Design cu_engine, start of the top module:
module cu_engine (
    input  clk, nrst,
    input  [71:0] filter, 
    input  [23:0] data_in,
    input  [ 8:0] pe_en_ctrl,
    output [15:0] pe_out
);
    reg [23:0] dff [0:1];
    wire [143:0] psum;
    pe pe00 (.clk(clk), .en(pe_en_ctrl[0]), .a(data_in[ 7: 0]), .b(filter[ 7: 0]), .out(psum[15: 0]));
    pe pe10 (.clk(clk), .en(pe_en_ctrl[1]), .a(data_in[15: 8]), .b(filter[15: 8]), .out(psum[31:16]));
    pe pe20 (.clk(clk), .en(pe_en_ctrl[2]), .a(data_in[23:16]), .b(filter[23:16]), .out(psum[47:32]));
    pe pe01 (.clk(clk), .en(pe_en_ctrl[3]), .a(dff[0][ 7: 0]), .b(filter[31:24]), .out(psum[63:48]));
    pe pe11 (.clk(clk), .en(pe_en_ctrl[4]), .a(dff[0][15: 8]), .b(filter[39:32]), .out(psum[79:64]));
    pe pe21 (.clk(clk), .en(pe_en_ctrl[5]), .a(dff[0][23:16]), .b(filter[47:40]), .out(psum[95:80]));
    pe pe02 (.clk(clk), .en(pe_en_ctrl[6]), .a(dff[1][ 7: 0]), .b(filter[55:48]), .out(psum[111: 96]));
    pe pe12 (.clk(clk), .en(pe_en_ctrl[7]), .a(dff[1][15: 8]), .b(filter[63:56]), .out(psum[127:112]));
    pe pe22 (.clk(clk), .en(pe_en_ctrl[8]), .a(dff[1][23:16]), .b(filter[71:64]), .out(psum[143:128]));
    always @(posedge clk) begin
        if (!nrst) begin
            dff[0] <= 0;
            dff[1] <= 0;
        end else begin
            dff[0] <= data_in;
            dff[1] <= dff[0]; 
        end
    end
    assign pe_out = psum[15:0] + psum[31:16] + psum[47:32] + psum[63:48] + psum[79:64] + psum[95:80] + psum[111:96] + psum[127:112] + psum[143:128];
endmodule
Settings: LEC_CHECK=0, CAP_MARGIN=20, CELL_PAD_IN_SITES_DETAIL_PLACEMENT=0, CELL_PAD_IN_SITES_GLOBAL_PLACEMENT=0, CORE_ASPECT_RATIO=0.91, CORE_MARGIN=2, CORE_UTILIZATION=72, CTS_CLUSTER_DIAMETER=43, CTS_CLUSTER_SIZE=37, GPL_ROUTABILITY_DRIVEN=1, GPL_TIMING_DRIVEN=1, HOLD_SLACK_MARGIN=0.28, MAX_ROUTING_LAYER=met4, MIN_ROUTING_LAYER=met1, PLACE_DENSITY_LB_ADDON=0.29, SETUP_SLACK_MARGIN=-0.37, SLEW_MARGIN=20; clock period 3.63 ns.
run.sh (not shown) runs the stock make flow with config.mk's settings and CLKGATE_MAP_FILE=.
The starting point did not get past global routing (5_1_grt) with GRT-0232.
Then changed:
HOLD_SLACK_MARGIN = -0.09   (was 0.28)
PLACE_DENSITY_LB_ADDON = not set   (was 0.29)
SETUP_SLACK_MARGIN = 0.6   (was -0.37)
clock period = 5.32 ns   (was 3.63 ns; I/O delays follow)
Outcome:
- The new run finished but failed the layout checks on negative setup slack
- synthesized area is unchanged
- die area is unchanged
- synthesized cell count is unchanged
Then changed:
CORE_UTILIZATION = 60   (was 72)
CTS_CLUSTER_DIAMETER = not set   (was 43)
CTS_CLUSTER_SIZE = 49   (was 37)
GPL_ROUTABILITY_DRIVEN = 0   (was 1)
HOLD_SLACK_MARGIN = not set   (was -0.09)
MAX_ROUTING_LAYER = met5   (was met4)
SETUP_SLACK_MARGIN = not set   (was 0.6)
clock period = 2.13 ns   (was 5.32 ns; I/O delays follow)
The new run finished but fails on negative setup slack.
Sequential cell count is unchanged.
Worst setup slack is worse by 2.4 ns.
Utilization goes down by 1.8 points.
Combinational power goes up to 2.6 times its value.
Die size increases by 20%.
Global-route usage drops by 5.0 points.
Hold slack got worse by 0.37 ns.
Final cell count goes up by 12%.
Clock skew climbs by 0.0042 ns.


run A:
Starting RTL as in the previous note.
Design cu_engine, start of the top module:
module cu_engine (
    input  clk, nrst,
    input  [71:0] filter, 
    input  [23:0] data_in,
    input  [ 8:0] pe_en_ctrl,
    output [15:0] pe_out
);
    reg [23:0] dff [0:1];
    wire [143:0] psum;
    pe pe00 (.clk(clk), .en(pe_en_ctrl[0]), .a(data_in[ 7: 0]), .b(filter[ 7: 0]), .out(psum[15: 0]));
    pe pe10 (.clk(clk), .en(pe_en_ctrl[1]), .a(data_in[15: 8]), .b(filter[15: 8]), .out(psum[31:16]));
    pe pe20 (.clk(clk), .en(pe_en_ctrl[2]), .a(data_in[23:16]), .b(filter[23:16]), .out(psum[47:32]));
    pe pe01 (.clk(clk), .en(pe_en_ctrl[3]), .a(dff[0][ 7: 0]), .b(filter[31:24]), .out(psum[63:48]));
    pe pe11 (.clk(clk), .en(pe_en_ctrl[4]), .a(dff[0][15: 8]), .b(filter[39:32]), .out(psum[79:64]));
    pe pe21 (.clk(clk), .en(pe_en_ctrl[5]), .a(dff[0][23:16]), .b(filter[47:40]), .out(psum[95:80]));
    pe pe02 (.clk(clk), .en(pe_en_ctrl[6]), .a(dff[1][ 7: 0]), .b(filter[55:48]), .out(psum[111: 96]));
    pe pe12 (.clk(clk), .en(pe_en_ctrl[7]), .a(dff[1][15: 8]), .b(filter[63:56]), .out(psum[127:112]));
    pe pe22 (.clk(clk), .en(pe_en_ctrl[8]), .a(dff[1][23:16]), .b(filter[71:64]), .out(psum[143:128]));
    always @(posedge clk) begin
        if (!nrst) begin
            dff[0] <= 0;
            dff[1] <= 0;
        end else begin
            dff[0] <= data_in;
            dff[1] <= dff[0]; 
        end
    end
    assign pe_out = psum[15:0] + psum[31:16] + psum[47:32] + psum[63:48] + psum[79:64] + psum[95:80] + psum[111:96] + psum[127:112] + psum[143:128];
endmodule
make LEC_CHECK=0 ABC_AREA=1 CAP_MARGIN=0 CELL_PAD_IN_SITES_DETAIL_PLACEMENT=1 CELL_PAD_IN_SITES_GLOBAL_PLACEMENT=3 CORE_ASPECT_RATIO=0.91 CORE_MARGIN=2 CORE_UTILIZATION=32 GPL_ROUTABILITY_DRIVEN=1 GPL_TIMING_DRIVEN=1 MAX_ROUTING_LAYER=met4 MIN_ROUTING_LAYER=met1 SETUP_SLACK_MARGIN=0.84 SLEW_MARGIN=20 TNS_END_PERCENT=50 finish   # period 3.55 ns
Run A finished all stages; layout check result: FAIL, due to setup timing.
Edits applied to the flow inputs when going from run A to run B:
- CTS_CLUSTER_DIAMETER newly set to 210
- TNS_END_PERCENT changed from 50 to 60
- the clock period (ns, I/O delays scaled along) changed from 3.55 to 10.6
==> comparison <==
Run B: flow completed, timing, DRC and antenna clean
For amount of wire on met3 after detailed routing, dividing the value from run B by the value from run A gives 0.48.
Portion of total power attributed to the clock network in run B vs run A: up 2.5 points
Diff run A -> run B: first-pass GRT wire length dropped about 8%; violation tally from detailed-route iteration zero climbed 37; buffer count excluding the clock tree in the final layout dropped about 80%; worst slew margin relative to its limit climbed 6.5 points; met1 capacity usage during global routing dropped 1.2 points.
Met3 track utilization from global routing: run B vs run A down 0.94 points
On global-route usage, the higher figure sits with run A, not run B.
Relative to run A, cell area after placement has decreased by 4600 um^2 in run B.
Run B ends up with lower total wire length after detailed routing than run A does.
Inputs modified between run B and run C:
- GPL_TIMING_DRIVEN no longer set, was 1
- CELL_PAD_IN_SITES_DETAIL_PLACEMENT no longer set, was 1
- CELL_PAD_IN_SITES_GLOBAL_PLACEMENT no longer set, was 3
- CORE_ASPECT_RATIO no longer set, was 0.91
- CORE_UTILIZATION now 65, was 32
- MIN_ROUTING_LAYER no longer set, was met1
- ABC_AREA no longer set, was 1
- CAP_MARGIN now 20, was 0
- CTS_CLUSTER_DIAMETER no longer set, was 210
- GPL_ROUTABILITY_DRIVEN no longer set, was 1
- TNS_END_PERCENT no longer set, was 60
- SETUP_SLACK_MARGIN no longer set, was 0.84
- the clock period (ns, I/O delays scaled along) now 5.19, was 10.6
Findings:
Run C ran in full, but the layout does not pass; the checks complain about setup timing.
The share of the cycle needed by the critical path after routing of run C exceeds that of run B by 41 points.
Run C and run B ended up with roughly the same worst hold slack across all endpoints.
Run C against run B: remaining max-slew budget at the tightest pin went up 6.3 points, worst supply voltage drop on vdd went up 200%.
When run C is measured against run B, its non-clock buffer area fraction after layout turns out 6.0 points higher.
Here is what was changed in the inputs of run D compared with run C.
- changing CORE_UTILIZATION from 65 to 66
- setting CTS_CLUSTER_SIZE to 98 for the first time
- removing MAX_ROUTING_LAYER (formerly met4)
- setting CTS_CLUSTER_DIAMETER to 148 for the first time
- changing the clock period (ns, I/O delays scaled along) from 5.19 to 6.2
--- outcome ---
- Of run C and run D, just one finished clean: run D.
- Utilization (run D over run C): decrease, 3.5 points
- Changes observed in run D relative to run C: die area has decreased, first-iteration DRC count has increased.
- Changes observed in run D relative to run C: clock network power moved down, layout overhead on the synthesized area shows a reduction of 7.6 points, combinational share of power lost 3.9 points, post-layout period usage of the worst path down 14 points, setup slack up 0.74 ns.
- Reported for run D and run C, count of max-cap constraint violations turned out identical to the last digit.
- Run D vs run C, initial antenna violation count went up by 1.
Input changes introduced in run E (baseline for comparison: run D):
- changing CORE_UTILIZATION from 66 to 40
- removing CTS_CLUSTER_SIZE (formerly 98)
- setting PLACE_DENSITY_LB_ADDON to 0.07 for the first time
- removing CTS_CLUSTER_DIAMETER (formerly 148)
- changing CORE_MARGIN from 2 to 9
Notes after the runs:
Run E vs run D: total global-route track usage down. Compared with run D, in run E total number of clock tree sinks flat; share of the core filled with cells in the final layout dropped 28 points; number of signal-net buffers in the layout went up about 4%. Run D and run E ended up with nearly the same fraction of area in clock buffers and inverters. Of the two candidates, run D has the better design area and run E the worse one. Run E against run D: total wirelength of the detailed-routed design moved up, data arrival time of the worst path neither gained nor lost much.
Inputs modified between run E and run F:
- changing CORE_MARGIN from 9 to 2
- removing PLACE_DENSITY_LB_ADDON (formerly 0.07)
- setting CTS_CLUSTER_SIZE to 98 for the first time
- changing CORE_UTILIZATION from 40 to 66
- setting PLACE_DENSITY to 0.42 for the first time
- setting SETUP_SLACK_MARGIN to -0.6 for the first time
- setting CTS_CLUSTER_DIAMETER to 148 for the first time
==> comparison <==
- Ran to the end and failed final checks on setup timing: run F.
- The final reports for run F and run E show layout-stage area growth over the synthesis result lower in the former.
- Distinct cell type count of the synthesized netlist: run E vs run F identical
- Re synthesized netlist cell count: no difference whatsoever between run F and run E.
- Wire length: run F lower than run E
- Clock-buffer cell count was higher in run F than in run E.
- Run F: initial antenna violation count is 1 higher than what run E reported.
- From run E to run F the numbers moved as follows: internal cell power increased 5.7%, period utilization picked up an extra 6.6 points.
- Run F reports a lower number of fill cells than run E does.
- Summary: final setup slack of the worst path, run F worse than run E
No activity file was given, so power comes from the tool's default toggle rates.
